== build 94 ==
// Top
module Top(
  input         clock,
                reset,
  input  [31:0] io_address,
  input         io_addr_strobe,
  input  [31:0] io_write_data,
  input         io_write_strobe,
  input  [3:0]  io_byte_enable,
  input         io_read_strobe,
  output [31:0] io_read_data,
  input  [15:0] sw,
  output [15:0] led,
  output [7:0]  anode_assert,
  output [6:0]  segs
);
  wire [31:0] _mmioSubsystem_io_fp_rd_data;
  wire        _mcsBridge_io_fp_video_cs;
  wire        _mcsBridge_io_fp_mmio_cs;
  wire        _mcsBridge_io_fp_write;
  wire        _mcsBridge_io_fp_read;
  wire [20:0] _mcsBridge_io_fp_addr;
  wire [31:0] _mcsBridge_io_fp_wr_data;
  mcs_bridge mcsBridge (
    .io_io_address      (io_address),
    .io_io_addr_strobe  (io_addr_strobe),
    .io_io_write_data   (io_write_data),
    .io_io_write_strobe (io_write_strobe),
    .io_io_byte_enable  (io_byte_enable),
    .io_io_read_data    (io_read_data),
    .io_io_read_strobe  (io_read_strobe),
    .io_fp_video_cs     (_mcsBridge_io_fp_video_cs),
    .io_fp_mmio_cs      (_mcsBridge_io_fp_mmio_cs),
    .io_fp_write        (_mcsBridge_io_fp_write),
    .io_fp_read         (_mcsBridge_io_fp_read),
    .io_fp_addr         (_mcsBridge_io_fp_addr),
    .io_fp_wr_data      (_mcsBridge_io_fp_wr_data),
    .io_fp_rd_data      (_mmioSubsystem_io_fp_rd_data)
  );
  mmio_subsystem mmioSubsystem (
    .clock           (clock),
    .reset           (reset),
    .io_fp_video_cs  (_mcsBridge_io_fp_video_cs),
    .io_fp_mmio_cs   (_mcsBridge_io_fp_mmio_cs),
    .io_fp_write     (_mcsBridge_io_fp_write),
    .io_fp_read      (_mcsBridge_io_fp_read),
    .io_fp_addr      (_mcsBridge_io_fp_addr),
    .io_fp_wr_data   (_mcsBridge_io_fp_wr_data),
    .io_fp_rd_data   (_mmioSubsystem_io_fp_rd_data),
    .io_data_in      (sw),
    .io_data_out     (led),
    .io_anode_assert (anode_assert),
    .io_segs         (segs)
  );
endmodule
For scale: ~13,000 um^2 of cells after synthesis.
clock: 3.82 ns
lec_check: 0
abc_area: 1
cap_margin: 5
cell_pad_in_sites_detail_placement: 1
cell_pad_in_sites_global_placement: 1
core_aspect_ratio: 1.06
core_margin: 2
core_utilization: 38
gpl_routability_driven: 0
max_routing_layer: met5
min_routing_layer: met1
slew_margin: 0
tns_end_percent: 20
run.sh (not shown) runs the stock make flow with config.mk's settings and CLKGATE_MAP_FILE=.
Finished, but not clean: build 94, with negative setup slack.
Changes in build 82 relative to build 94:
- GPL_ROUTABILITY_DRIVEN removed (was 0)
- MAX_ROUTING_LAYER removed (was met5)
- SLEW_MARGIN changed from 0 to 20
- CAP_MARGIN changed from 5 to 20
- TNS_END_PERCENT removed (was 20)
- ABC_AREA removed (was 1)
- CELL_PAD_IN_SITES_GLOBAL_PLACEMENT removed (was 1)
- MIN_ROUTING_LAYER removed (was met1)
- CELL_PAD_IN_SITES_DETAIL_PLACEMENT removed (was 1)
- CORE_UTILIZATION changed from 38 to 17
- CORE_ASPECT_RATIO removed (was 1.06)
- the clock period (ns, I/O delays scaled along) changed from 3.82 to 4.45
Notes after the runs:
Build 82 | stages: all done | timing, DRC, antenna: all pass
For the area fraction in compound gates, build 82 came in 1.6 points lower than build 94 did.
In the flow results for build 94 and build 82, the arrival time reported for the critical path endpoint is larger on build 82.
Total half-perimeter wirelength after legalization and detailed placement, build 94 and build 82: smaller value in build 82
Modified inputs, build 58 compared to build 82
- setting GPL_TIMING_DRIVEN to 0 for the first time
- setting MIN_ROUTING_LAYER to met2 for the first time
- changing CORE_UTILIZATION from 17 to 38
- setting PLACE_DENSITY_LB_ADDON to 0.19 for the first time
- setting CTS_CLUSTER_DIAMETER to 119 for the first time
- changing the clock period (ns, I/O delays scaled along) from 4.45 to 4.5
==> results <==
- Build 58 finished all stages; however, its layout fails the closing checks, the failures being negative setup slack.
- Build 82 -> build 58: final cell count decreased by more than 10%
- Going from build 82 to build 58, post-route cell area decreased 3.3%, first-pass GRT wire length climbed about 9%.
- The launching element of the worst setup path comes out io_address[6] in one run and io_address[5] in the other, namely in build 58 and build 82 respectively.
What build 64 does differently from build 58 at the input level:
- swapping 38 for 40 in CORE_UTILIZATION
- swapping 119 for 248 in CTS_CLUSTER_DIAMETER
- clearing PLACE_DENSITY_LB_ADDON, which used to be 0.19
- putting ABC_AREA at 0 where nothing was set
- putting CORE_ASPECT_RATIO at 1.18 where nothing was set
- putting CELL_PAD_IN_SITES_GLOBAL_PLACEMENT at 3 where nothing was set
- swapping 20 for 0 in CAP_MARGIN
- swapping 4.5 for 5.43 in the clock period (ns, I/O delays scaled along)
Findings:
- Build 64 terminated abnormally: global placement (3_3_place_gp) reported GPL-0301.
- From build 58 to build 64, instance count of the mapped netlist did not move at all.
- As far as fraction of synthesized cell area in xor and xnor cells goes, build 58 and build 64 are indistinguishable; the numbers are identical.
- Diff build 64..build 58 | area of the synthesized netlist per yosys stat | unchanged
- Build 64 vs build 58 — starting utilization of the core area rose 1.9 points.
- | die outline height | build 64 vs build 58 | 5.7% higher |
- Build 64 improves on build 58 in floorplan die area.
- Build 58 → build 64: number of different library cells in the post-synthesis netlist was more or less identical, mux share of post-synthesis cell area was more or less identical.
- For the standard cell core area, build 64 came in 1400 um^2 lower than build 58 did.
- Taking build 58 over build 64, the horizontal extent of the die ratio works out to 1.11.
diff inputs: build 64 => build 24
- a deleted ABC_AREA that had been 0
- a deleted GPL_TIMING_DRIVEN that had been 0
- a change of CORE_UTILIZATION from 40 to 67
- a deleted CORE_ASPECT_RATIO that had been 1.18
- a deleted CTS_CLUSTER_DIAMETER that had been 248
- a change of CAP_MARGIN from 0 to 20
- a deleted CELL_PAD_IN_SITES_GLOBAL_PLACEMENT that had been 3
- a deleted MIN_ROUTING_LAYER that had been met2
- a change of the clock period (ns, I/O delays scaled along) from 5.43 to 3.98
### Flow results
In build 24 the implementation completed, yet the final layout does not meet the checks, the culprit being negative setup slack.
Side by side, placement row count turned out lower in build 24 than in build 64.
Die span in x went down by more than 10% going from build 64 to build 24.
Between build 64 and build 24, the post-synthesis share of cell area spent on and-or and or-and gates figures differ only marginally.
Floorplan die height of build 24 falls short of that of build 64 by more than a quarter.
Any difference in yosys-reported design area after synthesis between build 64 and build 24 is small enough to ignore.
Compared with build 64, build 24 shows die area lower by 39%.
Changes in build 57 relative to build 24:
- changing CORE_UTILIZATION from 67 to 66
- changing the clock period (ns, I/O delays scaled along) from 3.98 to 1.06
==> results <==
What ended build 57 was a tool error in clock tree synthesis (4_1_cts); the run never finished.
Build 57 reports a higher die area than build 24 does.
Row die extent in y: build 57 higher / build 24 lower
Build 24 has lower area inside the core boundary than build 57.

========
Starting RTL as in the previous note.
Settings: LEC_CHECK=0, CAP_MARGIN=20, CELL_PAD_IN_SITES_DETAIL_PLACEMENT=1, CORE_ASPECT_RATIO=0.56, CORE_MARGIN=2, CORE_UTILIZATION=25, CTS_CLUSTER_DIAMETER=38, CTS_CLUSTER_SIZE=45, GPL_TIMING_DRIVEN=1, MIN_ROUTING_LAYER=met2, PLACE_DENSITY=0.5, SETUP_SLACK_MARGIN=0.77, SLEW_MARGIN=20; clock period 5.1 ns.
Rerun with:
CELL_PAD_IN_SITES_DETAIL_PLACEMENT = default   (was 1)
CORE_ASPECT_RATIO = default   (was 0.56)
CORE_UTILIZATION = 39   (was 25)
CTS_CLUSTER_DIAMETER = 180   (was 38)
CTS_CLUSTER_SIZE = default   (was 45)
PLACE_DENSITY = default   (was 0.5)
PLACE_DENSITY_LB_ADDON = 0.19   (was default)
SETUP_SLACK_MARGIN = default   (was 0.77)
clock period = 4.5 ns   (was 5.1 ns; I/O delays follow)
Effect: Clock-buffer cell count went up by 7. Synthesized area stays the same. Power went up by 1.8%. Setup slack degrades by 0.40 ns. Worst hold slack degrades by 0.0035 ns. Synthesized cell count is unchanged. Wire length went down by 20%.
Rerun with:
ABC_AREA = 1   (was default)
CORE_UTILIZATION = 72   (was 39)
CTS_CLUSTER_DIAMETER = default   (was 180)
GPL_TIMING_DRIVEN = default   (was 1)
MIN_ROUTING_LAYER = default   (was met2)
PLACE_DENSITY = 0.92   (was default)
PLACE_DENSITY_LB_ADDON = default   (was 0.19)
SETUP_SLACK_MARGIN = -0.1   (was default)
clock period = 0.995 ns   (was 4.5 ns; I/O delays follow)
Now the flow failed in detailed placement (3_5_place_dp).
Die size went down by 41%.
Synthesized area went up by 7.8%.
Synthesized cell count went up by 26%.
Rerun with:
ABC_AREA = default   (was 1)
CELL_PAD_IN_SITES_GLOBAL_PLACEMENT = 0   (was default)
CORE_UTILIZATION = 66   (was 72)
MAX_ROUTING_LAYER = met4   (was default)
MIN_ROUTING_LAYER = met1   (was default)
PLACE_DENSITY = default   (was 0.92)
SETUP_SLACK_MARGIN = default   (was -0.1)
clock period = 3.82 ns   (was 0.995 ns; I/O delays follow)
Now the flow finished but failed the layout checks on setup timing.
Synthesized area is lower by 7.2%.
Synthesized cell count shrinks by 21%.
Die area is higher by 1.2%.

========
Top again, from the RTL that the note above started with.
## Top
module Top(
  input         clock,
                reset,
  input  [31:0] io_address,
  input         io_addr_strobe,
  input  [31:0] io_write_data,
  input         io_write_strobe,
  input  [3:0]  io_byte_enable,
  input         io_read_strobe,
  output [31:0] io_read_data,
  input  [15:0] sw,
  output [15:0] led,
  output [7:0]  anode_assert,
  output [6:0]  segs
);
==> flow/config.mk <==
export PLATFORM = sky130hd
export DESIGN_NAME = Top
export DESIGN_NICKNAME = Top
export VERILOG_FILES = /design/flow/design.v
export SDC_FILE = /design/flow/constraint.sdc
export NUM_CORES = 4
export LEC_CHECK = 0
export CAP_MARGIN = 40
export CELL_PAD_IN_SITES_GLOBAL_PLACEMENT = 0
export CORE_MARGIN = 2
export CORE_UTILIZATION = 72
export CTS_CLUSTER_DIAMETER = 197
export MAX_ROUTING_LAYER = met5
export MIN_ROUTING_LAYER = met1
export PLACE_DENSITY = 0.4
export SETUP_SLACK_MARGIN = 0.1
export SLEW_MARGIN = 20
==> flow/constraint.sdc <==
create_clock -name core_clock -period 1.73 [get_ports {clock}]
set_input_delay 0.3460 -clock core_clock [delete_from_list [all_inputs] [get_ports {clock}]]
set_output_delay 0.3460 -clock core_clock [all_outputs]
set_load 0.01 [all_outputs]
The first run never finished: it broke off in detailed placement (3_5_place_dp).
==> next run, changes <==
- CAP_MARGIN: 40 -> 20
- CELL_PAD_IN_SITES_GLOBAL_PLACEMENT: 0 -> unset
- CORE_UTILIZATION: 72 -> 40
- CTS_CLUSTER_DIAMETER: 197 -> unset
- MAX_ROUTING_LAYER: met5 -> unset
- MIN_ROUTING_LAYER: met1 -> unset
- PLACE_DENSITY: 0.4 -> unset
- SETUP_SLACK_MARGIN: 0.1 -> unset
- clock period: 1.73 -> 4.45 ns (I/O delays scaled with it)
Outcome: The new run completed with no timing, DRC or antenna violations; synthesized cell count does not change; die area grows by 77%; synthesized area is unchanged.
Power and IR drop assume default switching activity.
